==> flow/design.v <==
`timescale 1ns / 1ps
module SCALER_CLOCK_v2(
		input clk33_i,
		input rst_i,
		output khz_clk_o
    );
	localparam [15:0] MATCH = 33333;
	reg [15:0] counter;
	reg khz_clk;
	always @(posedge clk33_i) begin
		if (rst_i) begin
			counter <= {16{1'b0}};
			khz_clk <= 1'b0;
		end else begin
			if (khz_clk) counter <= {16{1'b0}};
			else counter <= counter + 1;
			khz_clk <= (counter == MATCH);
		end
	end
	assign khz_clk_o = khz_clk;
endmodule
`timescale 1ns / 1ps
module ANITA3_scaler(
		clk_i,
		rst_i,
		pps_i,
		count_i,
		scaler_o
    );
	parameter WIDTH = 8;
	parameter PRESCALE = 0;
	input clk_i;
	input rst_i;
	input pps_i;
	input count_i;
	output [WIDTH-1:0] scaler_o;
	reg [WIDTH+PRESCALE-1:0] counter;
	wire [WIDTH+PRESCALE:0] counter_plus_one = counter + 1;
	reg [WIDTH-1:0] scaler;
	always @(posedge clk_i) begin
		if (rst_i) begin
			counter <= {WIDTH+PRESCALE{1'b0}};
			scaler <= {WIDTH{1'b0}};
		end else begin
			if (pps_i) counter <= {WIDTH+PRESCALE{1'b0}};
			else if (count_i && !counter_plus_one[WIDTH+PRESCALE]) counter <= counter_plus_one;
			if (pps_i) scaler <= counter[PRESCALE +: WIDTH];
		end
	end
	assign scaler_o = scaler;
endmodule
`timescale 1ns / 1ps
module SCALER_TOPv2(
		input clk33_i,
		input rst_i,
		input [16:0] scal_i,
		input [4:0] scal_addr_i,
		input scal_rd_i,
		output [15:0] scal_dat_o,
		output [15:0] refpulse_cnt_o
    );
	wire update_scalers;
	SCALER_CLOCK_v2 u_clk(.clk33_i(clk33_i),
								 .rst_i(rst_i),
								 .khz_clk_o(update_scalers));
	wire [15:0] scaler_data_out[31:0];
	reg [1:0] ref_pulse_reg;
	reg [15:0] ref_pulse_counter;
	reg [15:0] ref_pulse_count;
	reg [15:0] gated_scaler;
	wire [15:0] ref_pulse_in = {16{scal_i[0]}};
	always @(posedge clk33_i) begin
		if (rst_i) begin
			gated_scaler <= {16{1'b0}};
			ref_pulse_reg <= {2{1'b0}};
			ref_pulse_counter <= {16{1'b0}};
			ref_pulse_count <= {16{1'b0}};
		end else begin
			gated_scaler <= ref_pulse_in & scal_i[16:1];
			ref_pulse_reg <= {ref_pulse_reg[0],scal_i[0]};
			if (update_scalers) ref_pulse_counter <= {16{1'b0}};
			else if (ref_pulse_reg[0] && !ref_pulse_reg[1]) ref_pulse_counter <= ref_pulse_counter + 1;
			if (update_scalers) ref_pulse_count <= ref_pulse_counter;
		end
	end
	generate
		genvar trig, ant;
		for (trig=0;trig<4;trig=trig+1) begin : L1
			ANITA3_scaler #(.WIDTH(16),.PRESCALE(0)) u_l1_scaler(.clk_i(clk33_i),
																				  .rst_i(rst_i),
																				  .pps_i(update_scalers),
																				  .count_i(scal_i[1+trig]),
																				  .scaler_o(scaler_data_out[12+trig]));
			ANITA3_scaler #(.WIDTH(16),.PRESCALE(0)) u_l1_mon_scaler(.clk_i(clk33_i),
																				  .rst_i(rst_i),
																				  .pps_i(update_scalers),
																				  .count_i(gated_scaler[trig]),
																				  .scaler_o(scaler_data_out[28+trig]));
		end
		for (ant=0;ant<12;ant=ant+1) begin : ANT
			ANITA3_scaler #(.WIDTH(16),.PRESCALE(0)) u_ant_scaler(.clk_i(clk33_i),
																					.rst_i(rst_i),
																					.pps_i(update_scalers),
																					.count_i(scal_i[5+ant]),
																					.scaler_o(scaler_data_out[ant]));
			ANITA3_scaler #(.WIDTH(16),.PRESCALE(0)) u_ant_mon_scaler(.clk_i(clk33_i),
																					.rst_i(rst_i),
																					.pps_i(update_scalers),
																					.count_i(gated_scaler[4+ant]),
																					.scaler_o(scaler_data_out[16+ant]));
		end
	endgenerate
	reg scaler_bank;
	reg [31:0] scaler_ram[63:0];
	reg [31:0] scaler_out;
	reg reading;
	reg updating;
	reg was_updating;
	reg maybe_reading_too_slow;
	reg [4:0] scaler_addr_count;
	wire [5:0] scaler_addr_count_plus_one = scaler_addr_count + 1;
	always @(posedge clk33_i) begin
		if (updating && !rst_i)
			scaler_ram[{scaler_bank,scaler_addr_count}] <= {ref_pulse_count,scaler_data_out[scaler_addr_count]};
		scaler_out <= scaler_ram[{!scaler_bank,scal_addr_i}];
	end
	always @(posedge clk33_i) begin	
		if (rst_i) begin
			scaler_bank <= 1'b0;
			reading <= 1'b0;
			updating <= 1'b0;
			was_updating <= 1'b0;
			maybe_reading_too_slow <= 1'b0;
			scaler_addr_count <= {5{1'b0}};
		end else begin
		if (update_scalers) updating <= 1;
		else if (scaler_addr_count_plus_one[5]) updating <= 0;
		if (updating) scaler_addr_count <= scaler_addr_count_plus_one;
		if ((scal_addr_i == {5{1'b0}}) && scal_rd_i)
			reading <= 1;
		else if ((scal_addr_i == {5{1'b1}}) && scal_rd_i) 
			reading <= 0;
		else if (update_scalers && maybe_reading_too_slow)
			reading <= 0;
		if (!reading) maybe_reading_too_slow <= 0;
		else if (update_scalers && reading) maybe_reading_too_slow <= 1;
		was_updating <= updating;
		if (!updating && was_updating && !reading) scaler_bank <= ~scaler_bank;		
		end
	end
	assign scal_dat_o = scaler_out[15:0];
	assign refpulse_cnt_o = scaler_out[31:16];
endmodule
==> flow/run.sh <==
#!/bin/bash
# the make line also repeats each setting of config.mk as NAME=value (left out here)
make -C /OpenROAD-flow-scripts/flow DESIGN_CONFIG=/design/flow/config.mk WORK_HOME=/design/flow/orfs CLKGATE_MAP_FILE= finish
==> flow/config.mk <==
export PLATFORM = sky130hd
export DESIGN_NAME = SCALER_TOPv2
export DESIGN_NICKNAME = SCALER_TOPv2
export VERILOG_FILES = /design/flow/design.v
export SDC_FILE = /design/flow/constraint.sdc
export NUM_CORES = 4
export LEC_CHECK = 0
export CAP_MARGIN = 20
export CELL_PAD_IN_SITES_GLOBAL_PLACEMENT = 3
export CORE_MARGIN = 2
export CORE_UTILIZATION = 40
export GPL_ROUTABILITY_DRIVEN = 0
export PLACE_DENSITY_LB_ADDON = 0.25
export SLEW_MARGIN = 20
export TNS_END_PERCENT = 50
==> flow/constraint.sdc <==
create_clock -name core_clock -period 10.0 [get_ports {clk33_i}]
set_input_delay 2.0000 -clock core_clock [delete_from_list [all_inputs] [get_ports {clk33_i}]]
set_output_delay 2.0000 -clock core_clock [all_outputs]
set_load 0.01 [all_outputs]
==> impl_metrics.tcl, run 1 <==
# yosys + openroad results
set metrics [dict create \
    die-width_microns 571 \
    power_density_nw_per_um2 189 \
    yosys_area_sq_um 129000 \
    top_area_share_pct 47.8 \
    area_delta_synth_final_pct 13.7 \
    clk_path_buf_depth 4 \
    dr.pass1.iters 7 \
    sw_frac_of_total_pct 21.6 \
    xor_share_pct 2.25 \
    pwr-share-clk_pct 46.5 \
    ys_async_sr_fraction_pct 0 \
    die_h_microns 571 \
    critPathTopFamily "buffers and inverters" \
    rsz0062_at_grt "no" \
    viasPerCell 5.79 \
    comb_area_sq_um 42700 \
    yosys-mux-area-fraction_pct 16.1 \
    hold_class "register to register" \
    logic_family "multiplexers" \
    p_leak_uw 0.0470 \
    p_comb_uw 838 \
    hold_viol_final 0 \
    fillers 28200 \
    root_buffer "clkbuf_16" \
    whs_ns 0.462 \
    maxCapViolations 0 \
    yosys.area_share.simple_pct 8.60 \
    crit_path_max_fanout 64 \
    finalClockPeriodUsage_pct 50.9 \
    top_cells_by_count "edfxtp_1, dfxtp_1, nor2_1" \
    rr_startpoint "scaler_addr_count[2]$_SDFFE_PP0P_" \
    yosys_cells 8774 \
    r2r_slack_ns 4.91 \
    drtIter0Drc 7871 \
    grt_pass1_vias 76100 \
    status "timing/DRC/antenna clean" \
    start_kind "register" \
    crit_chain "buf_4 > buf_4 > nor2b_2 > buf_4 > a222oi_1 > o21ai_0 > a2111oi_0 > a41oi_4 > buf_4" \
    synth_cells 8774 \
    avgSynthCellArea_sq_um 14.7 \
    flop_cell "edfxtp_1" \
    power_sequential_uw 13900 \
    drcViolationCount 0 \
    worst_pin_slew_ns 1.33 \
    vias 78000 \
    grt_first_pass_wirelength_microns 580000 \
    hold_start "ref_pulse_reg[0]$_SDFF_PP0_" \
    synth_top_cell_by_area "edfxtp_1" \
    post_cts_resized 0 \
    startpoint "scaler_addr_count[2]$_SDFFE_PP0P_" \
    tool_warnings 55 \
    register_area_sq_um 84200 \
    ioPinCount 57 \
    synth_area_sq_um 129000 \
    nNetsFinal 8957 \
    final.setup_skew_ns 0.0936 \
    core-area_sq_um 321000 \
    cts_buffers 349 \
    clkLatencyLatePin_ns 0.97 \
    finalSetupTns_ns 0 \
    fmax_mhz 196 \
    post_cts_buffers 0 \
    totalWireLength_microns 411000 \
    antenna_left 0 \
    clk_pin_slew_ns 0.06 \
    worstPathRequired_ns 10.57 \
    ir_worst_vdd_uv 148 \
    ys_top_cells_by_area "edfxtp_1, dfxtp_1, mux4_2" \
    pwr-share-seq_pct 50.4 \
    synth-seq-cells 3181 \
    cp.arrival_ns 5.66 \
    row_count 208 \
    cts_tree "built" \
    cpPeakStageDelay_ns 0.70 \
    yosys.area_share.adder_pct 0.399 \
    power_frac_comb_pct 3.0 \
    fin_crit_ns 5.09 \
    synth_cell_types 81 \
    yosys.area_share.aoi_pct 5.21 \
    grt_start_max_net_pins 179 \
    r2r-end "scaler_ram[41][15]$_DFFE_PP_" \
    dieArea_sq_um 326000 \
    fin_util_pct 45.6 \
    clock-sinks 3181 \
    cts-hold-fix-buffers 0 \
    initCoreUtil_pct 40.1 \
    reg2reg_depth 9 \
    fp_nets 8840 \
    wl_per_cell_microns 30.5 \
    crit_buf_inv 4 \
    ys_seq_share_pct 65.4 \
    numPortBuffers 56 \
    synth_top_cell_by_count "edfxtp_1" \
    power_leader "registers" \
    synth_warnings 3 \
    intPower_uw 21600 \
    slowest_stage "o21ai_0" \
    p_switching_uw 5970 \
    clock_power_uw 12800 \
    crit_cells 9 \
    crit_path_frequent_cell "buf_4" \
    endpoint "scaler_ram[41][15]$_DFFE_PP_" \
    holdPathEnd "ref_pulse_reg[1]$_SDFF_PP0_" \
    antenna_found_initial 11 \
    slew_violations 0 \
    overflow 0 \
    min_path_cells 1 \
    edf_count 2048 \
    h-tree-depth 5 \
    slew_headroom_pct 11.1 \
    end_kind "register" \
    setup-violations-final 0 \
    hpwl_microns 251000 \
    crit_type "register to register" \
    grt_use_total_pct 24.7 \
]
==> layout make-up <==
class	count	area share, %
timing repair buffer	262	1.60
sequential	3181	57.5
tap	4305	3.68
multi-input combinational	5018	29.2
antenna	6	0.0103
inverter	79	0.203
clock inverter	169	1.27
clock buffer	462	6.48
==> stage by stage <==
stage	cells	setup slack [ns]	total power (uW)	instance area, sq um
finish	13500	4.91	27600	146000
global route	13500	4.78	28400	146000
CTS	13500	4.92	27900	146000
detailed placement	12800	4.23	15100	135000
global placement	12800	3.85	15000	135000
floorplan	8774	4.63	14700	129000
==> routing by layer <==
layer | wire length [microns] | vias up | global-route usage (%)
li1 | - | 34200 | -
met1 | 169000 | 40500 | 32.5
met2 | 199000 | 2601 | 41.2
met3 | 22600 | 684 | 3.24
met4 | 19600 | 4 | 10.6
met5 | 21 | - | 0
==> run 2: changes to the inputs <==
Settings changed: CELL_PAD_IN_SITES_GLOBAL_PLACEMENT 3 to default, CORE_MARGIN 2 to 8, CORE_UTILIZATION 40 to 25, GPL_ROUTABILITY_DRIVEN 0 to default, HOLD_SLACK_MARGIN from default to -0.03, MIN_ROUTING_LAYER from default to met2, PLACE_DENSITY_LB_ADDON 0.25 to default, TNS_END_PERCENT 50 to 95.
Clock period 10.0 ns to 5.72 ns, I/O delays scaled along.
==> run 2 against run 1 <==
Still clean on timing, DRC and antenna; synthesized cell count unchanged; global-route usage decreased by 3.6 points; maximum frequency rose by 0.68%; sequential share of layout area down 1.1 points; clock skew decreased by 0.0027 ns; largest cell class unchanged; highest routed layer unchanged.
==> impl_metrics.tcl, run 2 <==
# yosys + openroad results
set metrics [dict create \
    status "timing/DRC/antenna clean" \
    startpoint "scaler_addr_count[4]$_SDFFE_PP0P_" \
    ys_seq_share_pct 65.4 \
    pwr-share-seq_pct 51.8 \
    finalSetupTns_ns 0 \
    viasPerCell 6.45 \
    post_cts_resized 0 \
    xor_share_pct 2.25 \
    top_cells_by_count "edfxtp_1, dfxtp_1, nor2_1" \
    core-area_sq_um 513000 \
    top_area_share_pct 47.8 \
    clkLatencyLatePin_ns 0.95 \
    hpwl_microns 249000 \
    synth_top_cell_by_area "edfxtp_1" \
    ir_worst_vdd_uv 255 \
    overflow 0 \
    grt_use_total_pct 21.1 \
    cts_buffers 308 \
    synth-seq-cells 3181 \
    synth_top_cell_by_count "edfxtp_1" \
    crit_buf_inv 3 \
    rr_startpoint "scaler_addr_count[4]$_SDFFE_PP0P_" \
    yosys_cells 8774 \
    h-tree-depth 5 \
    die_h_microns 733 \
    tool_warnings 45 \
    slew_headroom_pct 7.08 \
    grt.busiest_layer "met3" \
    power_sequential_uw 24300 \
    nNetsFinal 8991 \
    maxCapViolations 0 \
    cts_tree "built" \
    ys_async_sr_fraction_pct 0 \
    final.setup_skew_ns 0.0909 \
    setup-violations-final 0 \
    vias 103000 \
    clock_power_uw 21100 \
    clock-sinks 3181 \
    synth_warnings 3 \
    grt_pass1_vias 112000 \
    p_comb_uw 1480 \
    fmax_mhz 198 \
    sw_frac_of_total_pct 22.2 \
    hold_start "ref_pulse_reg[0]$_SDFF_PP0_" \
    numPortBuffers 56 \
    antenna_left 0 \
    ys_top_cells_by_area "edfxtp_1, dfxtp_1, mux4_2" \
    cp.arrival_ns 5.68 \
    yosys-mux-area-fraction_pct 16.1 \
    pwr-share-clk_pct 45.0 \
    totalWireLength_microns 398000 \
    synth_cells 8774 \
    fin_util_pct 29.1 \
    finalWeightedCongestion 1.04 \
    drtIter0Drc 21300 \
    antenna_found_initial 8 \
    cpPeakStageDelay_ns 0.95 \
    cts-hold-fix-buffers 0 \
    endpoint "scaler_ram[19][4]$_DFFE_PP_" \
    whs_ns 0.467 \
    synth_area_sq_um 129000 \
    use_met3_pct 27.9 \
    synth_cell_types 81 \
    logic_family "multiplexers" \
    critPathTopFamily "simple AND/OR/NAND/NOR gates" \
    fin_crit_ns 5.06 \
    die-width_microns 733 \
    dieArea_sq_um 538000 \
    post_cts_buffers 0 \
    grt_start_max_net_pins 139 \
    clk_pin_slew_ns 0.07 \
    rsz0062_at_grt "no" \
    crit_type "register to register" \
    power_leader "registers" \
    start_kind "register" \
    r2r_slack_ns 0.66 \
    avgSynthCellArea_sq_um 14.7 \
    min_path_cells 1 \
    edf_count 2048 \
    p_leak_uw 0.0467 \
    hold_viol_final 0 \
    slowest_stage "or3_1" \
    yosys.area_share.aoi_pct 5.21 \
    worst_pin_slew_ns 1.39 \
    flop_cell "edfxtp_1" \
    root_buffer "clkbuf_16" \
    ioPinCount 57 \
    crit_path_frequent_cell "buf_4" \
    hold_class "register to register" \
    use_met1_pct 0 \
    end_kind "register" \
    wl_per_cell_microns 24.8 \
    intPower_uw 36500 \
    yosys_area_sq_um 129000 \
    initCoreUtil_pct 25.1 \
    fp_nets 8840 \
    worstPathRequired_ns 6.34 \
    yosys.area_share.simple_pct 8.60 \
    finalClockPeriodUsage_pct 88.4 \
    r2r-end "scaler_ram[19][4]$_DFFE_PP_" \
    row_count 263 \
    grt_first_pass_wirelength_microns 563000 \
    drcViolationCount 0 \
    yosys.area_share.adder_pct 0.399 \
    grtUsageMet2_pct 24.9 \
    p_switching_uw 10400 \
    power_density_nw_per_um2 314 \
    crit_cells 8 \
    area_delta_synth_final_pct 15.9 \
    slew_violations 0 \
    crit_chain "inv_2 > ha_1 > nor4_1 > nand2_1 > or3_1 > buf_4 > a41oi_4 > buf_4" \
    dr.pass1.iters 21 \
    holdPathEnd "ref_pulse_reg[1]$_SDFF_PP0_" \
    clk_path_buf_depth 4 \
    power_frac_comb_pct 3.1 \
    reg2reg_depth 8 \
    crit_path_max_fanout 64 \
]
run 2: final cells by class:
cell class,instances,area (sq um)
fillers,50900,364000
flip-flops and latches,3181,84200
multi-input cells,5018,42700
clock buffers,409,8540
well taps,6757,8450
repair buffers,337,3040
clock inverters,142,1530
inverters,79,297
diodes,107,268
run 2: through the flow:
stage,setup slack (ns),cells,power (uW),cell area (sq um)
2_1_floorplan,0.354,8774,25700,129000
3_3_place_gp,0.873,15400,26200,139000
3_5_place_dp,0.971,15400,26300,139000
4_1_cts,0.921,15900,46700,149000
5_1_grt,0.566,16000,47900,149000
6_report,0.663,16000,46900,149000
run 2: metal layers:
| layer | up-vias | routed length, microns |
|---|---|---|
| met2 | 31400 | 191000 |
| met1 | 34800 | 0 |
| met4 | 164 | 34400 |
| met3 | 3058 | 166000 |
| li1 | 34000 | - |
| met5 | - | 6380 |
==> run 3: changes to the inputs <==
Settings changed: CAP_MARGIN 20 to 5, CELL_PAD_IN_SITES_DETAIL_PLACEMENT from default to 0, CELL_PAD_IN_SITES_GLOBAL_PLACEMENT from default to 3, CORE_ASPECT_RATIO from default to 1.52, CORE_MARGIN 8 to 5, CORE_UTILIZATION 25 to 23, CTS_CLUSTER_SIZE from default to 52, GPL_TIMING_DRIVEN from default to 1, HOLD_SLACK_MARGIN -0.03 to default, MAX_ROUTING_LAYER from default to met4, MIN_ROUTING_LAYER met2 to met1, PLACE_DENSITY_LB_ADDON from default to 0.17, SETUP_SLACK_MARGIN from default to 1.08, TNS_END_PERCENT 95 to 90.
Clock period 5.72 ns to 3.81 ns, I/O delays scaled along.
==> run 3 against run 2 <==
Sequential power grew about 50%; synthesized cell count is the same; global-route usage shrank 2.7 points; critical path type unchanged; critical endpoint is now scaler_ram[16][0]$_DFFE_PP_; largest power group unchanged.
==> impl_metrics.tcl, run 3 <==
# yosys + openroad results
set metrics [dict create \
    status "timing/DRC/antenna clean" \
    grt_first_pass_wirelength_microns 720000 \
    hold_viol_final 0 \
    dr.pass1.iters 6 \
    fp_nets 8840 \
    sw_frac_of_total_pct 22.3 \
    root_buffer "clkbuf_16" \
    use_met1_pct 19.7 \
    cts_buffers 346 \
    yosys.area_share.aoi_pct 5.21 \
    finalClockPeriodUsage_pct 83.1 \
    die-width_microns 617 \
    slew_headroom_pct 22.1 \
    area_delta_synth_final_pct 23.5 \
    worst_slack_ns 0.642 \
    clock_power_uw 34100 \
    row_count 338 \
    clk_path_buf_depth 4 \
    synth_area_sq_um 129000 \
    min_path_cells 3 \
    holdPathEnd "reading$_SDFFE_PP0P_" \
    grt.busiest_layer "met2" \
    drcViolationCount 0 \
    edf_count 2048 \
    clkLatencyLatePin_ns 1.02 \
    clk_pin_slew_ns 0.06 \
    place_area_sq_um 143000 \
    endpoint "scaler_ram[16][0]$_DFFE_PP_" \
    avgSynthCellArea_sq_um 14.7 \
    slowest_stage "dfxtp_4" \
    top_area_share_pct 47.8 \
    initCoreUtil_pct 23.1 \
    p_switching_uw 16300 \
    nNetsFinal 9474 \
    overflow 0 \
    setup-violations-final 0 \
    ys_top_cells_by_area "edfxtp_1, dfxtp_1, mux4_2" \
    fin_crit_ns 3.17 \
    grt_pass1_vias 82200 \
    core-area_sq_um 557000 \
    p_comb_uw 2590 \
    synth_cell_types 81 \
    p_leak_uw 0.0510 \
    grtUsageMet2_pct 34.5 \
    clock-sinks 3181 \
    crit_path_max_fanout 32 \
    crit_cells 10 \
    h-tree-depth 5 \
    xor_share_pct 2.25 \
    r2r_slack_ns 0.64 \
    numPortBuffers 56 \
    cts-hold-fix-buffers 0 \
    vias 79900 \
    maxCapViolations 0 \
    final_cell_area_sq_um 159000 \
    final.setup_skew_ns 0.100 \
    pwr-share-seq_pct 49.9 \
    rsz0062_at_grt "yes" \
    yosys.area_share.simple_pct 8.60 \
    top_cells_by_count "edfxtp_1, dfxtp_1, nor2_1" \
    synth-seq-cells 3181 \
    intPower_uw 56900 \
    crit_type "register to register" \
    finalWeightedCongestion 0.915 \
    cpPeakStageDelay_ns 0.47 \
    grt_start_max_net_pins 184 \
    dp.cells 16200 \
    cts_tree "built" \
    fmax_mhz 316 \
    crit_chain "buf_16 > buf_12 > mux2_4 > a32oi_1 > o21ai_0 > nor3_1 > buf_4 > a41oi_4 > buf_4 > clkbuf_16" \
    end_kind "register" \
    use_met3_pct 1.75 \
    critPathTopFamily "buffers and inverters" \
    synth_cells 8774 \
    cp.arrival_ns 3.82 \
    wl_per_cell_microns 31.4 \
    antenna_left 0 \
    worst_pin_slew_ns 1.17 \
    drtIter0Drc 5939 \
    finalPower_uw 73200 \
    worstPathRequired_ns 4.46 \
    instances_no_fill 17000 \
    power_sequential_uw 36500 \
    startpoint "scaler_addr_count[4]$_SDFFE_PP0P_" \
    pre_cts_slack_ns -0.561 \
    crit_buf_inv 5 \
    synth_top_cell_by_count "edfxtp_1" \
    ir_worst_vdd_uv 350 \
    viasPerCell 4.69 \
    antenna_found_initial 25 \
    logic_family "multiplexers" \
    ioPinCount 57 \
    crit_path_frequent_cell "buf_4" \
    yosys-mux-area-fraction_pct 16.1 \
    power_leader "registers" \
    rr_startpoint "scaler_addr_count[4]$_SDFFE_PP0P_" \
    yosys_area_sq_um 129000 \
    pwr-share-clk_pct 46.5 \
    power_frac_comb_pct 3.5 \
    start_kind "register" \
    reg2reg_depth 10 \
    totalWireLength_microns 534000 \
    die_h_microns 932 \
    yosys_cells 8774 \
    hpwl_microns 354000 \
    ys_async_sr_fraction_pct 0 \
    flop_cell "edfxtp_1" \
    power_density_nw_per_um2 460 \
    ys_seq_share_pct 65.4 \
    grt_use_total_pct 18.4 \
    slew_violations 0 \
    hold_start "rst_i" \
    synth_warnings 3 \
    synth_top_cell_by_area "edfxtp_1" \
    tool_warnings 51 \
    yosys.area_share.adder_pct 0.399 \
    hold_class "input pin to register" \
    dieArea_sq_um 575000 \
    r2r-end "scaler_ram[16][0]$_DFFE_PP_" \
    fillers 56100 \
    whs_ns 0.279 \
]
run 3: repair_timing:
item,in CTS,in global routing
gates resized,277,59
buffers inserted,108,30
pin swaps,54,25
cloned,46,26
setup endpoints to repair,2746,1039
endpoints found under the hold margin,0,0
run 3: final cells by class:
type	count	area (sq um)	share of cell area [%]
diodes	24	60.1	0.0378
clock buffers	467	9610	6.05
inverters	79	304	0.191
clock inverters	162	1560	0.980
well taps	7310	9150	5.76
repair buffers	782	10400	6.51
multi-input cells	5018	43600	27.4
flip-flops and latches	3181	84300	53.0
run 3: stage by stage:
stage,util (%),TNS [ns]
3_3_place_gp,25.6,-50.33
6_report,28.5,0
4_1_cts,28.3,0
5_1_grt,28.5,0
3_5_place_dp,25.7,-1.19
2_1_floorplan,-,0
run 3: per-layer routing:
metal	wire, microns	share of wire [%]
met1	196000	37
met2	292000	55
met3	17400	3.3
met4	28400	5.3
met5	0	0
==> run 4: changes to the inputs <==
Settings changed: CAP_MARGIN 5 to 20, CELL_PAD_IN_SITES_DETAIL_PLACEMENT 0 to default, CELL_PAD_IN_SITES_GLOBAL_PLACEMENT 3 to default, CORE_ASPECT_RATIO 1.52 to default, CORE_MARGIN 5 to 2, CORE_UTILIZATION 23 to 40, CTS_CLUSTER_SIZE 52 to default, GPL_TIMING_DRIVEN 1 to default, MAX_ROUTING_LAYER met4 to default, MIN_ROUTING_LAYER met1 to default, PLACE_DENSITY from default to 0.6, PLACE_DENSITY_LB_ADDON 0.17 to default, SETUP_SLACK_MARGIN 1.08 to default, TNS_END_PERCENT 90 to default.
Clock period 3.81 ns to 10.0 ns, I/O delays scaled along.
==> run 4 against run 3 <==
Still clean; register-to-register slack improved by 4.2 ns; total power fell by 62%; cell area fell by 8.0%; largest cell class unchanged; critical path depth fell by 1; cell count fell by 21%.
==> impl_metrics.tcl, run 4 <==
# yosys + openroad results
set metrics [dict create \
    status "timing/DRC/antenna clean" \
    finalClockPeriodUsage_pct 52.0 \
    flop_cell "edfxtp_1" \
    worst_pin_slew_ns 1.21 \
    ys_top_cells_by_area "edfxtp_1, dfxtp_1, mux4_2" \
    cts_buffers 339 \
    min_path_cells 2 \
    root_buffer "clkbuf_16" \
    grt_pass1_vias 75600 \
    r2r-end "scaler_ram[48][15]$_DFFE_PP_" \
    xor_share_pct 2.25 \
    fin_util_pct 45.6 \
    rsz0062_at_grt "no" \
    slew_violations 0 \
    final_cell_area_sq_um 146000 \
    clk_pin_slew_ns 0.06 \
    avgSynthCellArea_sq_um 14.7 \
    wl_per_cell_microns 28.2 \
    grt_use_total_pct 22.7 \
    r2r_slack_ns 4.80 \
    rr_startpoint "scaler_addr_count[3]$_SDFFE_PP0P_" \
    finalSetupTns_ns 0 \
    critPathTopFamily "buffers and inverters" \
    ioPinCount 57 \
    yosys_cells 8774 \
    start_kind "register" \
    slew_headroom_pct 18.5 \
    register_area_sq_um 84200 \
    worstPathRequired_ns 10.60 \
    hpwl_microns 230000 \
    antenna_left 0 \
    yosys_area_sq_um 129000 \
    yosys.area_share.adder_pct 0.399 \
    yosys.area_share.aoi_pct 5.21 \
    drtIter0Drc 9143 \
    hold_start "maybe_reading_too_slow$_SDFFE_PP0P_" \
    tool_warnings 72 \
    maxCapViolations 0 \
    p_leak_uw 0.0469 \
    ys_seq_share_pct 65.4 \
    endpoint "scaler_ram[48][15]$_DFFE_PP_" \
    core-area_sq_um 321000 \
    area_delta_synth_final_pct 13.6 \
    end_kind "register" \
    pwr-share-seq_pct 50.5 \
    fin_crit_ns 5.20 \
    ys_async_sr_fraction_pct 0 \
    cts_tree "built" \
    die-width_microns 571 \
    synth_cells 8774 \
    whs_ns 0.482 \
    cts-hold-fix-buffers 0 \
    dr.pass1.iters 6 \
    synth_warnings 3 \
    crit_path_frequent_cell "buf_4" \
    startpoint "scaler_addr_count[3]$_SDFFE_PP0P_" \
    slowest_stage "buf_4" \
    synth_top_cell_by_count "edfxtp_1" \
    hold_class "register to register" \
    clock_power_uw 12800 \
    synth_area_sq_um 129000 \
    synth_cell_types 81 \
    totalWireLength_microns 380000 \
    nNetsFinal 8929 \
    vias 78800 \
    intPower_uw 21800 \
    crit_buf_inv 4 \
    pwr-share-clk_pct 46.5 \
    power_leader "registers" \
    crit_type "register to register" \
    clock-sinks 3181 \
    hold_viol_final 0 \
    top_area_share_pct 47.8 \
    finalPower_uw 27500 \
    dieArea_sq_um 326000 \
    crit_cells 9 \
    finalWeightedCongestion 0.984 \
    reg2reg_depth 9 \
    p_comb_uw 815 \
    place_area_sq_um 135000 \
    post_cts_buffers 0 \
    row_count 208 \
    fmax_mhz 192 \
    h-tree-depth 5 \
    yosys-mux-area-fraction_pct 16.1 \
    p_switching_uw 5780 \
    synth-seq-cells 3181 \
    die_h_microns 571 \
    fillers 28000 \
    power_density_nw_per_um2 188 \
    fp_nets 8840 \
    logic_family "multiplexers" \
    final.setup_skew_ns 0.0868 \
    clk_path_buf_depth 4 \
    cp.arrival_ns 5.80 \
    yosys.area_share.simple_pct 8.60 \
    drcViolationCount 0 \
    antenna_found_initial 18 \
    comb_area_sq_um 42700 \
    setup-violations-final 0 \
    synth_top_cell_by_area "edfxtp_1" \
    numPortBuffers 56 \
    initCoreUtil_pct 40.1 \
    power_frac_comb_pct 3.0 \
    holdPathEnd "maybe_reading_too_slow$_SDFFE_PP0P_" \
    viasPerCell 5.85 \
    ir_worst_vdd_uv 137 \
    cpPeakStageDelay_ns 0.66 \
    top_cells_by_count "edfxtp_1, dfxtp_1, nor2_1" \
    sw_frac_of_total_pct 21.0 \
    clkLatencyLatePin_ns 0.94 \
    crit_chain "buf_4 > buf_4 > nor2b_2 > buf_4 > a222oi_1 > o21ai_0 > a2111oi_0 > a41oi_4 > buf_4" \
    edf_count 2048 \
    overflow 0 \
    power_sequential_uw 13900 \
    grt_first_pass_wirelength_microns 541000 \
    post_cts_resized 0 \
    crit_path_max_fanout 64 \
    grt_start_max_net_pins 181 \
]
## run 4: cell type report
type / instances / area share, %
inverters: 79 / 0.203
clock buffers: 454 / 6.43
multi-input cells: 5018 / 29.2
flip-flops and latches: 3181 / 57.6
diodes: 9 / 0.0154
clock inverters: 169 / 1.37
well taps: 4305 / 3.68
repair buffers: 244 / 1.46
## run 4: metrics by stage
| stage | cells | setup slack (ns) |
|---|---|---|
| final | 13500 | 4.80 |
| after global routing | 13500 | 4.72 |
| after CTS | 13400 | 4.87 |
| after detailed placement | 12800 | 4.00 |
| after global placement | 12800 | 4.03 |
| after floorplan | 8774 | 4.63 |
## run 4: per-layer routing
metal | up-vias | global-route usage (%) | part of all wire, %
li1 | 34200 | - | -
met5 | - | 0 | 0.011
met1 | 40500 | 30.7 | 41
met2 | 3386 | 36.0 | 46
met3 | 726 | 3.89 | 7.7
met4 | 6 | 9.97 | 4.9
==> run 5: changes to the inputs <==
Settings changed: CORE_UTILIZATION 40 to 61, PLACE_DENSITY 0.6 to default, SETUP_SLACK_MARGIN from default to 1.74, TNS_END_PERCENT from default to 5.
Clock period 10.0 ns to 6.8 ns, I/O delays scaled along.
==> run 5 against run 4 <==
First-iteration DRC count up 1.1%; combinational power rose by 51%; wire length fell by 0.34%; setup slack got worse by 3.2 ns; critical path depth did not move.
==> impl_metrics.tcl, run 5 <==
# yosys + openroad results
set metrics [dict create \
    synth-seq-cells 3181 \
    yosys.area_share.adder_pct 0.399 \
    yosys_area_sq_um 129000 \
    synth_cells 8774 \
    yosys.area_share.aoi_pct 5.21 \
    finalWeightedCongestion 1.05 \
    root_buffer "clkbuf_16" \
    yosys.area_share.simple_pct 8.60 \
    cts_buffers 332 \
    crit_cells 9 \
    crit_chain "inv_2 > ha_1 > buf_4 > nor4_1 > nand2_1 > or3_1 > buf_4 > a31oi_4 > buf_4" \
    top_area_share_pct 47.8 \
    p_switching_uw 8120 \
    pwr-share-clk_pct 45.0 \
    wl_per_cell_microns 31.7 \
    worstPathRequired_ns 7.43 \
    synth_warnings 3 \
    r2r_slack_ns 1.55 \
    grt_pass1_vias 75100 \
    worst_slack_ns 1.55 \
    cp.arrival_ns 5.88 \
    rsz0062_at_grt "yes" \
    cts-hold-fix-buffers 0 \
    nNetsFinal 8964 \
    hold_start "ref_pulse_reg[0]$_SDFF_PP0_" \
    holdPathEnd "ref_pulse_reg[1]$_SDFF_PP0_" \
    crit_type "register to register" \
    synth_top_cell_by_area "edfxtp_1" \
    vias 78700 \
    clock_power_uw 17700 \
    flop_cell "edfxtp_1" \
    min_path_cells 1 \
    synth_cell_types 81 \
    clock-sinks 3181 \
    grt_first_pass_wirelength_microns 541000 \
    drtIter0Drc 9243 \
    totalWireLength_microns 379000 \
    top_cells_by_count "edfxtp_1, dfxtp_1, nor2_1" \
    area_delta_synth_final_pct 11.9 \
    power_density_nw_per_um2 274 \
    slew_violations 0 \
    clkLatencyLatePin_ns 0.96 \
    row_count 168 \
    edf_count 2048 \
    cpPeakStageDelay_ns 0.78 \
    r2r-end "scaler_ram[28][10]$_DFFE_PP_" \
    hold_class "register to register" \
    end_kind "register" \
    maxCapViolations 0 \
    status "timing/DRC/antenna clean" \
    die_h_microns 463 \
    avgSynthCellArea_sq_um 14.7 \
    die-width_microns 463 \
    startpoint "scaler_addr_count[4]$_SDFFE_PP0P_" \
    grt_start_max_net_pins 192 \
    fmax_mhz 191 \
    ir_worst_vdd_uv 269 \
    ys_seq_share_pct 65.4 \
    numPortBuffers 56 \
    fp_nets 8840 \
    ys_async_sr_fraction_pct 0 \
    yosys_cells 8774 \
    slew_headroom_pct 16.4 \
    xor_share_pct 2.25 \
    overflow 0 \
    cts_tree "built" \
    core-area_sq_um 210000 \
    sw_frac_of_total_pct 20.6 \
    pwr-share-seq_pct 51.9 \
    p_leak_uw 0.0467 \
    synth_area_sq_um 129000 \
    yosys-mux-area-fraction_pct 16.1 \
    initCoreUtil_pct 61.4 \
    start_kind "register" \
    power_frac_comb_pct 3.1 \
    slowest_stage "dfxtp_4" \
    fillers 14400 \
    reg2reg_depth 9 \
    tool_warnings 49 \
    fin_crit_ns 5.25 \
    viasPerCell 6.58 \
    finalClockPeriodUsage_pct 77.2 \
    grt_use_total_pct 35.0 \
    critPathTopFamily "simple AND/OR/NAND/NOR gates" \
    h-tree-depth 5 \
    final.setup_skew_ns 0.0679 \
    logic_family "multiplexers" \
    worst_pin_slew_ns 1.24 \
    intPower_uw 31300 \
    finalPower_uw 39400 \
    ys_top_cells_by_area "edfxtp_1, dfxtp_1, mux4_2" \
    pre_cts_slack_ns 1.38 \
    crit_path_max_fanout 64 \
    crit_path_frequent_cell "buf_4" \
    ioPinCount 57 \
    finalSetupTns_ns 0 \
    power_sequential_uw 20400 \
    dr.pass1.iters 10 \
    hold_viol_final 0 \
    dieArea_sq_um 215000 \
    crit_buf_inv 4 \
    endpoint "scaler_ram[28][10]$_DFFE_PP_" \
    hpwl_microns 244000 \
    antenna_left 0 \
    antenna_found_initial 9 \
    synth_top_cell_by_count "edfxtp_1" \
    clk_pin_slew_ns 0.06 \
    p_comb_uw 1230 \
    clk_path_buf_depth 4 \
    rr_startpoint "scaler_addr_count[4]$_SDFFE_PP0P_" \
    power_leader "registers" \
    drcViolationCount 0 \
    setup-violations-final 0 \
]
[run 5: metrics by stage]
step	std cells	utilization (%)	hold slack [ns]	instance area [sq um]
global route	11900	68.7	0.495	144000
global placement	11300	63.5	0.444	133000
finish	12000	68.7	0.466	144000
floorplan	8774	-	0.430	129000
CTS	11900	68.6	0.468	144000
detailed placement	11400	63.6	0.451	133000
[run 5: layer usage]
metal	vias to the layer above	routed length [microns]	track usage, %
li1	34200	-	-
met1	40000	141000	45.2
met2	3685	180000	55.5
met3	900	29000	5.45
met4	2	29000	22.9
met5	-	7	0
[run 5: repair_timing]
| item | 4_1_cts | 5_1_grt |
|---|---|---|
| endpoints found under the setup margin | 96 | 739 |
| gates cloned | 3 | 0 |
| buffers inserted | 1 | 3 |
| resized | 4 | 0 |
| pin swaps | 3 | 2 |
[run 5: area by class of cell]
type	count	area, sq um	area share [%]
Inverter	79	297	0.206
Antenna cell	10	25.0	0.0174
Clock inverter	130	1300	0.902
Tap cell	2805	3510	2.44
Timing Repair Buffer	283	2590	1.80
Sequential cell	3181	84200	58.5
Clock buffer	448	9200	6.39
Multi-Input combinational cell	5021	42800	29.8
==> run 6: changes to the inputs <==
Settings changed: ABC_AREA from default to 1, CAP_MARGIN 20 to 0, CELL_PAD_IN_SITES_DETAIL_PLACEMENT from default to 2, CELL_PAD_IN_SITES_GLOBAL_PLACEMENT from default to 1, CORE_MARGIN 2 to 7, CORE_UTILIZATION 61 to 40, CTS_CLUSTER_DIAMETER from default to 226, CTS_CLUSTER_SIZE from default to 12, GPL_ROUTABILITY_DRIVEN from default to 0, MAX_ROUTING_LAYER from default to met5, PLACE_DENSITY_LB_ADDON from default to 0.16, SETUP_SLACK_MARGIN 1.74 to default, SLEW_MARGIN 20 to 0, TNS_END_PERCENT 5 to 55.
Clock period 6.8 ns to 10.0 ns, I/O delays scaled along.
==> run 6 against run 5 <==
Synthesized cell count increased by 59%; via count increased by 34%; largest cell class unchanged; setup slack improved by 3.1 ns; critical path type is now input pin to register; cell area increased by 1.6%; highest routed layer unchanged; still clean on timing, DRC and antenna; global-route usage decreased by 7.4 points; critical endpoint is now scaler_ram[7][15]$_DFFE_PP_.
==> impl_metrics.tcl, run 6 <==
# yosys + openroad results
set metrics [dict create \
    antenna_left 0 \
    yosys_cells 13900 \
    critPathTopFamily "buffers and inverters" \
    core-area_sq_um 331000 \
    worstPathRequired_ns 10.57 \
    crit_type "input pin to register" \
    grt_pass1_vias 116000 \
    crit_buf_inv 4 \
    fp_nets 14000 \
    totalWireLength_microns 497000 \
    avgSynthCellArea_sq_um 9.54 \
    p_switching_uw 5980 \
    post_cts_buffers 0 \
    yosys_area_sq_um 133000 \
    die-width_microns 591 \
    setup-violations-final 0 \
    cts-hold-fix-buffers 0 \
    root_buffer "clkbuf_16" \
    crit_path_frequent_cell "buf_4" \
    synth_top_cell_by_count "nand2_1" \
    r2r-end "scaler_ram[54][3]$_DFFE_PP_" \
    hold_start "ref_pulse_reg[0]$_SDFF_PP0_" \
    ir_worst_vdd_uv 123 \
    initCoreUtil_pct 40.2 \
    start_kind "input pin" \
    r2r_slack_ns 5.51 \
    synth_top_cell_by_area "edfxtp_1" \
    finalClockPeriodUsage_pct 53.7 \
    grt_use_total_pct 27.6 \
    startpoint "rst_i" \
    power_sequential_uw 13900 \
    yosys-mux-area-fraction_pct 0 \
    ys_async_sr_fraction_pct 0 \
    crit_cells 6 \
    instances_no_fill 18200 \
    holdPathEnd "ref_pulse_reg[1]$_SDFF_PP0_" \
    status "timing/DRC/antenna clean" \
    antenna_found_initial 7 \
    row_count 211 \
    power_density_nw_per_um2 176 \
    yosys.area_share.adder_pct 0.385 \
    p_comb_uw 1090 \
    worst_pin_slew_ns 1.42 \
    pwr-share-clk_pct 41.7 \
    flop_cell "edfxtp_1" \
    sw_frac_of_total_pct 23.2 \
    cpPeakStageDelay_ns 0.93 \
    post_cts_resized 0 \
    nNetsFinal 13800 \
    vias 105000 \
    slowest_stage "nor2_4" \
    power_frac_comb_pct 4.2 \
    drtIter0Drc 7876 \
    pwr-share-seq_pct 54.0 \
    xor_share_pct 1.55 \
    numPortBuffers 56 \
    tool_warnings 82 \
    clk_path_buf_depth 4 \
    synth_cell_types 46 \
    rsz0062_at_grt "no" \
    hpwl_microns 305000 \
    cts_tree "built" \
    dieArea_sq_um 349000 \
    cp.arrival_ns 5.94 \
    ys_seq_share_pct 63.3 \
    hold_class "register to register" \
    wl_per_cell_microns 27.3 \
    rr_startpoint "scaler_addr_count[1]$_SDFFE_PP0P_" \
    synth_warnings 3 \
    viasPerCell 5.77 \
    grt_first_pass_wirelength_microns 742000 \
    yosys.area_share.aoi_pct 6.19 \
    grt_start_max_net_pins 204 \
    clock_power_uw 10700 \
    clk_pin_slew_ns 0.06 \
    synth_area_sq_um 133000 \
    drcViolationCount 0 \
    power_leader "registers" \
    top_area_share_pct 46.2 \
    endpoint "scaler_ram[7][15]$_DFFE_PP_" \
    dp.cells 17800 \
    clock-sinks 3181 \
    area_delta_synth_final_pct 9.88 \
    ioPinCount 57 \
    top_cells_by_count "nand2_1, nand3_1, edfxtp_1" \
    clkLatencyLatePin_ns 0.95 \
    intPower_uw 19800 \
    synth_cells 13900 \
    ys_top_cells_by_area "edfxtp_1, dfxtp_1, nand2_1" \
    synth-seq-cells 3181 \
    maxCapViolations 0 \
    hold_viol_final 0 \
    edf_count 2048 \
    yosys.area_share.simple_pct 23.1 \
    slew_headroom_pct 4.87 \
    h-tree-depth 5 \
    dr.pass1.iters 5 \
    cts_buffers 303 \
    final.setup_skew_ns 0.0718 \
    p_leak_uw 0.0512 \
    reg2reg_depth 11 \
    end_kind "register" \
    min_path_cells 2 \
    crit_path_max_fanout 36 \
    finalSetupTns_ns 0 \
    fin_crit_ns 5.37 \
    slew_violations 0 \
    logic_family "simple AND/OR/NAND/NOR gates" \
    crit_chain "clkdlybuf4s50_1 > inv_2 > buf_4 > nand2_1 > nor2_4 > buf_4" \
    overflow 0 \
    die_h_microns 591 \
    fmax_mhz 186 \
    whs_ns 0.441 \
]
[run 6: area by class of cell]
type,instances,area [sq um]
Clock buffer,404,8130
Multi-Input combinational cell,8972,42200
Inverter,1063,4040
Sequential cell,3181,84200
Antenna cell,3,7.51
Clock inverter,19,240
Fill cell,35000,185000
Timing Repair Buffer,211,1970
Tap cell,4366,5460
[run 6: metal layers]
metal  GRT usage (%)  wire length (microns)  vias to the layer above
met1            34.1                 203000                    54600
met4            11.1                  22600                        2
li1                -                      -                    46900
met5               0                      9                        -
met3            2.91                  22100                      921
met2            49.3                 249000                     2730
[run 6: metrics by stage]
| stage | cell area (sq um) | worst slack, ns | utilization, % | power, uW |
|---|---|---|---|---|
| after detailed placement | 138000 | 3.80 | 41.7 | 15300 |
| after global routing | 146000 | 4.60 | 44.2 | 26400 |
| final | 146000 | 4.63 | 44.2 | 25700 |
| after floorplan | 133000 | 5.49 | - | 14800 |
| after global placement | 138000 | 3.33 | 41.7 | 15200 |
| after CTS | 146000 | 4.79 | 44.2 | 25900 |
==> run 7: changes to the inputs <==
Settings changed: ABC_AREA 1 to default, CAP_MARGIN 0 to 5, CELL_PAD_IN_SITES_DETAIL_PLACEMENT 2 to 0, CELL_PAD_IN_SITES_GLOBAL_PLACEMENT 1 to 0, CORE_ASPECT_RATIO from default to 1.52, CORE_MARGIN 7 to 2, CORE_UTILIZATION 40 to 68, CTS_CLUSTER_DIAMETER 226 to default, CTS_CLUSTER_SIZE 12 to 52, GPL_ROUTABILITY_DRIVEN 0 to default, GPL_TIMING_DRIVEN from default to 1, MAX_ROUTING_LAYER met5 to met4, MIN_ROUTING_LAYER from default to met1, PLACE_DENSITY_LB_ADDON 0.16 to default, SETUP_SLACK_MARGIN from default to 1.08, SLEW_MARGIN 0 to 20, TNS_END_PERCENT 55 to 90.
Clock period 10.0 ns to 4.64 ns, I/O delays scaled along.
==> run 7 against run 6 <==
Utilization grew 32 points; clock skew grew 0.046 ns; sequential share of layout area grew 0.99 points; via count shrank 18%; total power grew 120%; critical path type is now register to register.
==> impl_metrics.tcl, run 7 <==
# yosys + openroad results
set metrics [dict create \
    sw_frac_of_total_pct 22.0 \
    instances_no_fill 11700 \
    totalWireLength_microns 445000 \
    crit_cells 8 \
    row_count 196 \
    final.setup_skew_ns 0.117 \
    ir_worst_vdd_uv 446 \
    overflow 0 \
    grt_pass1_vias 82900 \
    xor_share_pct 2.25 \
    clock_power_uw 24900 \
    grt_use_total_pct 46.4 \
    grt_first_pass_wirelength_microns 613000 \
    r2r-end "scaler_ram[21][2]$_DFFE_PP_" \
    finalClockPeriodUsage_pct 79.8 \
    slowest_stage "a222oi_1" \
    rr_startpoint "scaler_addr_count[0]$_SDFFE_PP0P_" \
    clk_path_buf_depth 4 \
    numPortBuffers 56 \
    hold_start "rst_i" \
    yosys_area_sq_um 129000 \
    clock-sinks 3181 \
    finalSetupTns_ns 0 \
    holdPathEnd "L1[2].u_l1_mon_scaler.scaler[10]$_SDFFE_PP0P_" \
    grtUsageMet2_pct 72.9 \
    ys_top_cells_by_area "edfxtp_1, dfxtp_1, mux4_2" \
    avgSynthCellArea_sq_um 14.7 \
    vias 85900 \
    cts_buffers 288 \
    power_frac_comb_pct 3.4 \
    slew_violations 0 \
    drcViolationCount 0 \
    yosys-mux-area-fraction_pct 16.1 \
    yosys.area_share.simple_pct 8.60 \
    viasPerCell 7.37 \
    cts_tree "built" \
    status "timing/DRC/antenna clean" \
    crit_type "register to register" \
    ys_async_sr_fraction_pct 0 \
    pwr-share-clk_pct 43.9 \
    hpwl_microns 258000 \
    start_kind "register" \
    synth-seq-cells 3181 \
    use_met3_pct 10.1 \
    dp.cells 11100 \
    fin_crit_ns 3.70 \
    dr.pass1.iters 9 \
    root_buffer "clkbuf_16" \
    h-tree-depth 5 \
    synth_top_cell_by_area "edfxtp_1" \
    intPower_uw 44300 \
    core-area_sq_um 188000 \
    grt_start_max_net_pins 159 \
    maxCapViolations 0 \
    p_leak_uw 0.0467 \
    top_area_share_pct 47.8 \
    antenna_found_initial 37 \
    synth_warnings 3 \
    ys_seq_share_pct 65.4 \
    setup-violations-final 0 \
    pwr-share-seq_pct 52.7 \
    crit_buf_inv 1 \
    worstPathRequired_ns 5.21 \
    synth_cells 8774 \
    drtIter0Drc 12800 \
    finalWeightedCongestion 1.14 \
    hold_class "input pin to register" \
    rsz0062_at_grt "no" \
    place_area_sq_um 134000 \
    cts-hold-fix-buffers 0 \
    clkLatencyLatePin_ns 0.94 \
    clk_pin_slew_ns 0.07 \
    flop_cell "edfxtp_1" \
    crit_chain "ha_4 > and3_4 > ha_2 > a222oi_1 > o211ai_1 > a311oi_2 > a41oi_4 > buf_12" \
    initCoreUtil_pct 68.5 \
    power_leader "registers" \
    critPathTopFamily "AND-OR/OR-AND gates" \
    top_cells_by_count "edfxtp_1, dfxtp_1, nor2_1" \
    end_kind "register" \
    power_density_nw_per_um2 395 \
    ioPinCount 57 \
    r2r_slack_ns 0.94 \
    die_h_microns 540 \
    edf_count 2048 \
    final_cell_area_sq_um 144000 \
    hold_viol_final 0 \
    yosys.area_share.adder_pct 0.399 \
    power_sequential_uw 30000 \
    grt.busiest_layer "met2" \
    cpPeakStageDelay_ns 0.88 \
    slew_headroom_pct 15.8 \
    synth_area_sq_um 129000 \
    startpoint "scaler_addr_count[0]$_SDFFE_PP0P_" \
    area_delta_synth_final_pct 11.8 \
    min_path_cells 2 \
    fillers 10400 \
    cp.arrival_ns 4.27 \
    worst_pin_slew_ns 1.23 \
    reg2reg_depth 8 \
    use_met1_pct 50.1 \
    crit_path_max_fanout 64 \
    synth_top_cell_by_count "edfxtp_1" \
    p_comb_uw 1920 \
    dieArea_sq_um 193000 \
    yosys.area_share.aoi_pct 5.21 \
    wl_per_cell_microns 38.1 \
    endpoint "scaler_ram[21][2]$_DFFE_PP_" \
    p_switching_uw 12500 \
    fp_nets 8840 \
    die-width_microns 357 \
    yosys_cells 8774 \
    nNetsFinal 8987 \
    logic_family "multiplexers" \
    tool_warnings 52 \
    fmax_mhz 270 \
    synth_cell_types 81 \
    antenna_left 0 \
]
-- run 7: layer usage --
| metal | part of all wire (%) | wire length, microns | vias to the layer above |
|---|---|---|---|
| met4 | 12 | 51400 | 0 |
| met1 | 29 | 131000 | 42000 |
| met5 | 0 | 0 | - |
| met2 | 48 | 213000 | 7490 |
| met3 | 11 | 49000 | 2295 |
| li1 | - | - | 34200 |
-- run 7: timing repair --
| item | in CTS | in global routing |
|---|---|---|
| endpoints found under the setup margin | 577 | 671 |
| resized | 13 | 25 |
| setup buffers | 0 | 2 |
| hold endpoints to repair | 0 | 0 |
| pin swaps | 1 | 3 |
-- run 7: layout make-up --
| type | count | area (sq um) | share of cell area, % |
|---|---|---|---|
| clock buffers | 369 | 7900 | 5.49 |
| flip-flops and latches | 3181 | 84200 | 58.6 |
| repair buffers | 353 | 3860 | 2.68 |
| well taps | 2475 | 3100 | 2.15 |
| inverters | 79 | 297 | 0.206 |
| clock inverters | 148 | 1560 | 1.08 |
| multi-input cells | 5018 | 42800 | 29.8 |
| diodes | 36 | 90.1 | 0.0626 |
-- run 7: through the flow --
| step | utilization [%] | setup WS, ns | hold WS (ns) | power, uW |
|---|---|---|---|---|
| after floorplan | - | 1.06 | 0.430 | 31700 |
| after global placement | 71.4 | 0.868 | 0.452 | 32300 |
| after detailed placement | 71.4 | 0.787 | 0.448 | 32400 |
| after CTS | 76.4 | 1.10 | 0.406 | 56500 |
| after global routing | 76.6 | 1.09 | 0.421 | 57800 |
| final | 76.6 | 0.938 | 0.441 | 56800 |
==> run 8: changes to the inputs <==
Settings changed: ABC_AREA from default to 1, CAP_MARGIN 5 to 20, CELL_PAD_IN_SITES_DETAIL_PLACEMENT 0 to default, CELL_PAD_IN_SITES_GLOBAL_PLACEMENT 0 to default, CORE_ASPECT_RATIO 1.52 to default, CORE_UTILIZATION 68 to 72, CTS_CLUSTER_DIAMETER from default to 393, CTS_CLUSTER_SIZE 52 to 15, GPL_TIMING_DRIVEN 1 to default, HOLD_SLACK_MARGIN from default to 0.29, MAX_ROUTING_LAYER met4 to default, MIN_ROUTING_LAYER met1 to default, PLACE_DENSITY_LB_ADDON from default to 0.08, SETUP_SLACK_MARGIN 1.08 to 0.7, TNS_END_PERCENT 90 to default.
Clock period 4.64 ns to 3.03 ns, I/O delays scaled along.
==> run 8 against run 7 <==
The run now fails in clock tree synthesis; die area is 2.3% lower; synthesized cell count is 59% higher; area after synthesis is 3.4% higher.
==> impl_metrics.tcl, run 8 <==
# yosys + openroad results
set metrics [dict create \
    xor_share_pct 1.55 \
    core-area_sq_um 183000 \
    yosys.area_share.simple_pct 23.1 \
    fp_nets 14000 \
    flop_cell "edfxtp_1" \
    hpwl_microns 251000 \
    dieArea_sq_um 188000 \
    dp.cells 16200 \
    avgSynthCellArea_sq_um 9.54 \
    yosys-mux-area-fraction_pct 0 \
    yosys_cells 13900 \
    ioPinCount 57 \
    yosys.area_share.adder_pct 0.385 \
    synth_top_cell_by_area "edfxtp_1" \
    top_cells_by_count "nand2_1, nand3_1, edfxtp_1" \
    top_area_share_pct 46.2 \
    place_area_sq_um 140000 \
    yosys_area_sq_um 133000 \
    synth-seq-cells 3181 \
    synth_cells 13900 \
    numPortBuffers 56 \
    row_count 157 \
    ys_async_sr_fraction_pct 0 \
    synth_cell_types 46 \
    ys_top_cells_by_area "edfxtp_1, dfxtp_1, nand2_1" \
    synth_area_sq_um 133000 \
    finalWeightedCongestion 1.04 \
    yosys.area_share.aoi_pct 6.19 \
    die_h_microns 434 \
    die-width_microns 434 \
    ys_seq_share_pct 63.3 \
    synth_top_cell_by_count "nand2_1" \
    edf_count 2048 \
    synth_warnings 3 \
    status "aborted with a tool error" \
    initCoreUtil_pct 72.5 \
    haltStage "clock tree synthesis" \
    tool.error "[ERROR DPL-0033] detailed placement checks failed during check placement." \
    pre_cts_slack_ns -0.288 \
    logic_family "simple AND/OR/NAND/NOR gates" \
]
run 8: per-stage QoR:
step           power, uW  hold slack [ns]  TNS (ns)
2_1_floorplan      48900            0.403   -147.25
3_3_place_gp       50100            0.409    -75.64
3_5_place_dp       50300            0.416    -77.03
==> run 9: changes to the inputs <==
Settings changed: ABC_AREA 1 to default, CORE_UTILIZATION 72 to 68, CTS_CLUSTER_DIAMETER 393 to default, CTS_CLUSTER_SIZE 15 to default, HOLD_SLACK_MARGIN 0.29 to default, PLACE_DENSITY_LB_ADDON 0.08 to default, SETUP_SLACK_MARGIN 0.7 to default.
Clock period 3.03 ns to 6.79 ns, I/O delays scaled along.
==> run 9 against run 8 <==
Now clean on timing, DRC and antenna; die area up 2.4%; area after synthesis fell by 3.3%; synthesized cell count is 37% lower.
==> impl_metrics.tcl, run 9 <==
# yosys + openroad results
set metrics [dict create \
    status "timing/DRC/antenna clean" \
    clk_path_buf_depth 4 \
    top_cells_by_count "edfxtp_1, dfxtp_1, nor2_1" \
    synth_cells 8774 \
    finalPower_uw 39700 \
    xor_share_pct 2.25 \
    ioPinCount 57 \
    slew_headroom_pct 13.3 \
    ir_worst_vdd_uv 310 \
    pwr-share-clk_pct 45.3 \
    crit_type "register to register" \
    power_sequential_uw 20500 \
    place_area_sq_um 133000 \
    logic_family "multiplexers" \
    p_leak_uw 0.0465 \
    synth_top_cell_by_count "edfxtp_1" \
    finalWeightedCongestion 1.08 \
    dr.pass1.iters 6 \
    clk_pin_slew_ns 0.07 \
    synth_warnings 3 \
    edf_count 2048 \
    antenna_left 0 \
    crit_cells 8 \
    yosys.area_share.simple_pct 8.60 \
    maxCapViolations 0 \
    finalClockPeriodUsage_pct 69.4 \
    pwr-share-seq_pct 51.6 \
    grt_pass1_vias 80500 \
    final.setup_skew_ns 0.0853 \
    core-area_sq_um 188000 \
    die-width_microns 439 \
    fmax_mhz 212 \
    synth-seq-cells 3181 \
    crit_path_max_fanout 64 \
    use_met1_pct 51.2 \
    h-tree-depth 5 \
    grtUsageMet2_pct 67.3 \
    grt_start_max_net_pins 214 \
    grt_first_pass_wirelength_microns 581000 \
    dieArea_sq_um 193000 \
    r2r-end "scaler_ram[56][13]$_DFFE_PP_" \
    die_h_microns 439 \
    final_cell_area_sq_um 143000 \
    hold_viol_final 0 \
    flop_cell "edfxtp_1" \
    cts_tree "built" \
    fp_nets 8840 \
    setup-violations-final 0 \
    vias 83100 \
    endpoint "scaler_ram[56][13]$_DFFE_PP_" \
    p_comb_uw 1240 \
    slowest_stage "dfxtp_4" \
    clock-sinks 3181 \
    intPower_uw 31300 \
    yosys_cells 8774 \
    root_buffer "clkbuf_16" \
    min_path_cells 1 \
    slew_violations 0 \
    nNetsFinal 8931 \
    grt.busiest_layer "met2" \
    wl_per_cell_microns 35.1 \
    antenna_found_initial 19 \
    cts_buffers 322 \
    yosys.area_share.adder_pct 0.399 \
    fin_util_pct 76.1 \
    tool_warnings 52 \
    synth_cell_types 81 \
    power_frac_comb_pct 3.1 \
    rsz0062_at_grt "no" \
    crit_chain "buf_4 > nor2b_2 > buf_4 > a22oi_1 > o21ai_0 > a221oi_1 > a41oi_4 > buf_4" \
    finalSetupTns_ns 0 \
    cpPeakStageDelay_ns 0.81 \
    sw_frac_of_total_pct 21.2 \
    ys_top_cells_by_area "edfxtp_1, dfxtp_1, mux4_2" \
    grt_use_total_pct 42.2 \
    drtIter0Drc 12000 \
    worst_pin_slew_ns 1.29 \
    post_cts_buffers 0 \
    row_count 159 \
    synth_top_cell_by_area "edfxtp_1" \
    hold_start "ref_pulse_reg[0]$_SDFF_PP0_" \
    power_density_nw_per_um2 277 \
    initCoreUtil_pct 68.4 \
    yosys.area_share.aoi_pct 5.21 \
    drcViolationCount 0 \
    numPortBuffers 56 \
    worstPathRequired_ns 7.44 \
    hold_class "register to register" \
    clock_power_uw 18000 \
    fin_crit_ns 4.71 \
    power_leader "registers" \
    use_met3_pct 8.44 \
    post_cts_resized 0 \
    hpwl_microns 238000 \
    area_delta_synth_final_pct 11.2 \
    holdPathEnd "ref_pulse_reg[1]$_SDFF_PP0_" \
    r2r_slack_ns 2.08 \
    clkLatencyLatePin_ns 0.99 \
    cts-hold-fix-buffers 0 \
    reg2reg_depth 8 \
    top_area_share_pct 47.8 \
    viasPerCell 7.16 \
    start_kind "register" \
    yosys-mux-area-fraction_pct 16.1 \
    crit_path_frequent_cell "buf_4" \
    critPathTopFamily "AND-OR/OR-AND gates" \
    end_kind "register" \
    ys_seq_share_pct 65.4 \
    ys_async_sr_fraction_pct 0 \
    cp.arrival_ns 5.36 \
    yosys_area_sq_um 129000 \
    synth_area_sq_um 129000 \
    p_switching_uw 8410 \
    crit_buf_inv 3 \
    avgSynthCellArea_sq_um 14.7 \
    totalWireLength_microns 408000 \
    startpoint "scaler_addr_count[2]$_SDFFE_PP0P_" \
    overflow 0 \
    rr_startpoint "scaler_addr_count[2]$_SDFFE_PP0P_" \
]
==> run 9: cell type report <==
| class | count | area, sq um |
|---|---|---|
| Sequential cell | 3181 | 84200 |
| Fill cell | 10500 | 44900 |
| Multi-Input combinational cell | 5018 | 42700 |
| Clock buffer | 441 | 9040 |
| Tap cell | 2495 | 3120 |
| Timing Repair Buffer | 263 | 2400 |
| Clock inverter | 124 | 1310 |
| Inverter | 79 | 298 |
| Antenna cell | 8 | 20.0 |
==> run 9: per-stage QoR <==
step / cells / hold slack (ns) / worst slack (ns)
finish: 11600 / 0.480 / 2.08
global route: 11600 / 0.509 / 2.09
CTS: 11600 / 0.480 / 2.33
detailed placement: 11000 / 0.458 / 2.06
global placement: 11000 / 0.447 / 2.07
floorplan: 8774 / 0.430 / 1.42
==> run 9: per-layer routing <==
layer / wire (microns) / up-vias
met1: 135000 / 41200
met2: 193000 / 6280
met3: 40600 / 1605
met5: 95 / -
li1: - / 34000
met4: 38200 / 14
==> run 10: changes to the inputs <==
Settings changed: CAP_MARGIN 20 to 5, CELL_PAD_IN_SITES_DETAIL_PLACEMENT from default to 0, CELL_PAD_IN_SITES_GLOBAL_PLACEMENT from default to 0, CORE_ASPECT_RATIO from default to 1.52, CORE_MARGIN 2 to 5, CORE_UTILIZATION 68 to 70, CTS_CLUSTER_SIZE from default to 52, GPL_TIMING_DRIVEN from default to 1, MAX_ROUTING_LAYER from default to met4, MIN_ROUTING_LAYER from default to met1, PLACE_DENSITY from default to 0.36, SETUP_SLACK_MARGIN from default to 0.93, TNS_END_PERCENT from default to 90.
Clock period 6.79 ns to 3.81 ns, I/O delays scaled along.
==> run 10 against run 9 <==
The flow now stops in global routing; synthesized cell count stayed put; area after synthesis unchanged; die area is essentially flat.
==> impl_metrics.tcl, run 10 <==
# yosys + openroad results
set metrics [dict create \
    logic_family "multiplexers" \
    core-area_sq_um 183000 \
    root_buffer "clkbuf_16" \
    ys_top_cells_by_area "edfxtp_1, dfxtp_1, mux4_2" \
    dieArea_sq_um 193000 \
    synth_top_cell_by_count "edfxtp_1" \
    die_h_microns 539 \
    ys_seq_share_pct 65.4 \
    avgSynthCellArea_sq_um 14.7 \
    place_area_sq_um 135000 \
    yosys.area_share.simple_pct 8.60 \
    dp.cells 11200 \
    clk_path_buf_depth 4 \
    yosys.area_share.adder_pct 0.399 \
    hpwl_microns 265000 \
    top_area_share_pct 47.8 \
    xor_share_pct 2.25 \
    die-width_microns 358 \
    numPortBuffers 56 \
    synth-seq-cells 3181 \
    fp_nets 8840 \
    yosys.area_share.aoi_pct 5.21 \
    row_count 194 \
    synth_cells 8774 \
    edf_count 2048 \
    h-tree-depth 5 \
    initCoreUtil_pct 70.2 \
    flop_cell "edfxtp_1" \
    top_cells_by_count "edfxtp_1, dfxtp_1, nor2_1" \
    yosys-mux-area-fraction_pct 16.1 \
    yosys_area_sq_um 129000 \
    synth_area_sq_um 129000 \
    ys_async_sr_fraction_pct 0 \
    ioPinCount 57 \
    cts_buffers 287 \
    clock-sinks 3181 \
    yosys_cells 8774 \
    synth_top_cell_by_area "edfxtp_1" \
    finalWeightedCongestion 1.08 \
    status "aborted with a tool error" \
    synth_warnings 3 \
    haltStage "global routing" \
    synth_cell_types 81 \
]
-- run 10: through the flow --
stage / utilization [%] / setup WS, ns
2_1_floorplan: - / 0.232
3_3_place_gp: 73.8 / -0.235
3_5_place_dp: 73.8 / -0.0528
4_1_cts: 80.3 / 0.468
-- run 10: timing repair --
action | in CTS
gates resized | 137
setup endpoints to repair | 1189
setup buffers | 61
hold buffers | 0
pin swaps | 18
gates cloned | 37
==> run 11: changes to the inputs <==
Settings changed: CELL_PAD_IN_SITES_GLOBAL_PLACEMENT 0 to 1, CORE_UTILIZATION 70 to 64, PLACE_DENSITY 0.36 to default, PLACE_DENSITY_LB_ADDON from default to 0.17, SETUP_SLACK_MARGIN 0.93 to -0.13.
Clock period 3.81 ns to 2.97 ns, I/O delays scaled along.
==> run 11 against run 10 <==
Now fails the layout checks on negative setup slack; area after synthesis stayed put; die area is 9.2% higher; synthesized cell count stayed put.
==> impl_metrics.tcl, run 11 <==
# yosys + openroad results
set metrics [dict create \
    intPower_uw 69100 \
    final.setup_skew_ns 0.0919 \
    clk_path_buf_depth 4 \
    synth_warnings 3 \
    cts_buffers 289 \
    crit_buf_inv 4 \
    dr.pass1.iters 9 \
    fmax_mhz 319 \
    clock_power_uw 39200 \
    power_density_nw_per_um2 604 \
    slew_violations 0 \
    drcViolationCount 0 \
    edf_count 2048 \
    wl_per_cell_microns 39.8 \
    top_area_share_pct 47.8 \
    synth_cells 8774 \
    pwr-share-clk_pct 43.9 \
    core-area_sq_um 201000 \
    grt_pass1_vias 85500 \
    area_delta_synth_final_pct 14.7 \
    pwr-share-seq_pct 52.4 \
    xor_share_pct 2.25 \
    fp_nets 8840 \
    reg2reg_depth 8 \
    p_switching_uw 20200 \
    yosys-mux-area-fraction_pct 16.1 \
    grt_first_pass_wirelength_microns 638000 \
    yosys.area_share.adder_pct 0.399 \
    synth_cell_types 81 \
    top_cells_by_count "edfxtp_1, dfxtp_1, nor2_1" \
    ioPinCount 57 \
    sw_frac_of_total_pct 22.6 \
    h-tree-depth 5 \
    end_kind "register" \
    p_leak_uw 0.0486 \
    start_kind "register" \
    clk_pin_slew_ns 0.08 \
    ys_seq_share_pct 65.4 \
    avgSynthCellArea_sq_um 14.7 \
    r2r-end "scaler_ram[17][2]$_DFFE_PP_" \
    cts-hold-fix-buffers 0 \
    viasPerCell 7.31 \
    crit_chain "buf_12 > and3b_1 > buf_4 > a22o_1 > a222oi_1 > buf_4 > a41oi_4 > buf_12" \
    die-width_microns 374 \
    m1WireLength_microns 139000 \
    yosys_cells 8774 \
    r2r_slack_ns -0.17 \
    grt_use_total_pct 43.9 \
    root_buffer "clkbuf_16" \
    status "complete, but fails checks" \
    slowest_stage "a222oi_1" \
    drtIter0Drc 13800 \
    worst_pin_slew_ns 1.09 \
    power_frac_comb_pct 3.7 \
    initCoreUtil_pct 64.1 \
    cp.arrival_ns 3.71 \
    synth_area_sq_um 129000 \
    dieArea_sq_um 210000 \
    nNetsFinal 9303 \
    hold_class "input pin to register" \
    worst_slack_ns -0.168 \
    ys_top_cells_by_area "edfxtp_1, dfxtp_1, mux4_2" \
    top_layer "met4" \
    logic_family "multiplexers" \
    yosys.area_share.simple_pct 8.60 \
    startpoint "scaler_addr_count[4]$_SDFFE_PP0P_" \
    numPortBuffers 56 \
    min_path_cells 3 \
    overflow 0 \
    cts_tree "built" \
    ir_worst_vdd_uv 573 \
    flop_cell "edfxtp_1" \
    slew_headroom_pct 27.3 \
    antenna_found_initial 22 \
    ys_async_sr_fraction_pct 0 \
    power_sequential_uw 46800 \
    synth_top_cell_by_area "edfxtp_1" \
    finalSetupTns_ns -40.46 \
    violations "negative setup slack" \
    synth_top_cell_by_count "edfxtp_1" \
    endpoint "scaler_ram[17][2]$_DFFE_PP_" \
    synth-seq-cells 3181 \
    grt_start_max_net_pins 195 \
    vias 89000 \
    crit_path_max_fanout 63 \
    worstPathRequired_ns 3.54 \
    cpPeakStageDelay_ns 0.68 \
    crit_cells 8 \
    finalWeightedCongestion 1.06 \
    clkLatencyLatePin_ns 0.90 \
    crit_type "register to register" \
    p_comb_uw 3260 \
    hpwl_microns 282000 \
    maxCapViolations 0 \
    finalClockPeriodUsage_pct 106 \
    met3_length_microns 53700 \
    clock-sinks 3181 \
    hold_viol_final 0 \
    critPathTopFamily "AND-OR/OR-AND gates" \
    holdPathEnd "ANT[8].u_ant_mon_scaler.counter[6]$_SDFFE_PP0P_" \
    row_count 203 \
    fillers 12000 \
    fin_crit_ns 3.14 \
    die_h_microns 563 \
    totalWireLength_microns 485000 \
    antenna_left 0 \
    power_leader "registers" \
    rr_startpoint "scaler_addr_count[4]$_SDFFE_PP0P_" \
    yosys_area_sq_um 129000 \
    setup-violations-final 603 \
    tool_warnings 47 \
    fin_util_pct 73.6 \
    hold_start "rst_i" \
    yosys.area_share.aoi_pct 5.21 \
    wl_met2_microns 230000 \
]
## run 11: area by class of cell
| type | count | area [sq um] | area share [%] |
|---|---|---|---|
| diodes | 34 | 85.1 | 0.0576 |
| flip-flops and latches | 3181 | 84300 | 57.1 |
| repair buffers | 668 | 7380 | 5.00 |
| inverters | 79 | 300 | 0.203 |
| well taps | 2665 | 3330 | 2.26 |
| clock inverters | 127 | 1300 | 0.881 |
| clock buffers | 395 | 8120 | 5.50 |
| multi-input cells | 5018 | 42900 | 29.0 |
## run 11: layer usage
metal  global-route usage [%]  vias up
li1                         -    34800
met4                     37.6        0
met1                     46.1    42900
met3                     8.34     2888
met2                     71.7     8290
met5                        -        -
## run 11: through the flow
step	power [uW]	std cells	hold WS (ns)	area [sq um]	setup WS, ns
2_1_floorplan	49600	8774	0.430	129000	-0.608
4_1_cts	88400	12100	0.232	147000	-0.133
5_1_grt	91100	12200	0.286	148000	-0.124
6_report	89200	12200	0.264	148000	-0.168
3_5_place_dp	50700	11600	0.463	138000	-0.575
3_3_place_gp	50600	11600	0.440	138000	-0.564
## run 11: repair_timing
item	in CTS	in global routing
buffers inserted	3	1
resized	12	10
gates cloned	1	3
pin swaps	1	2
setup endpoints to repair	487	317
Power figures rest on the tool's default switching activity, not on a simulated workload.
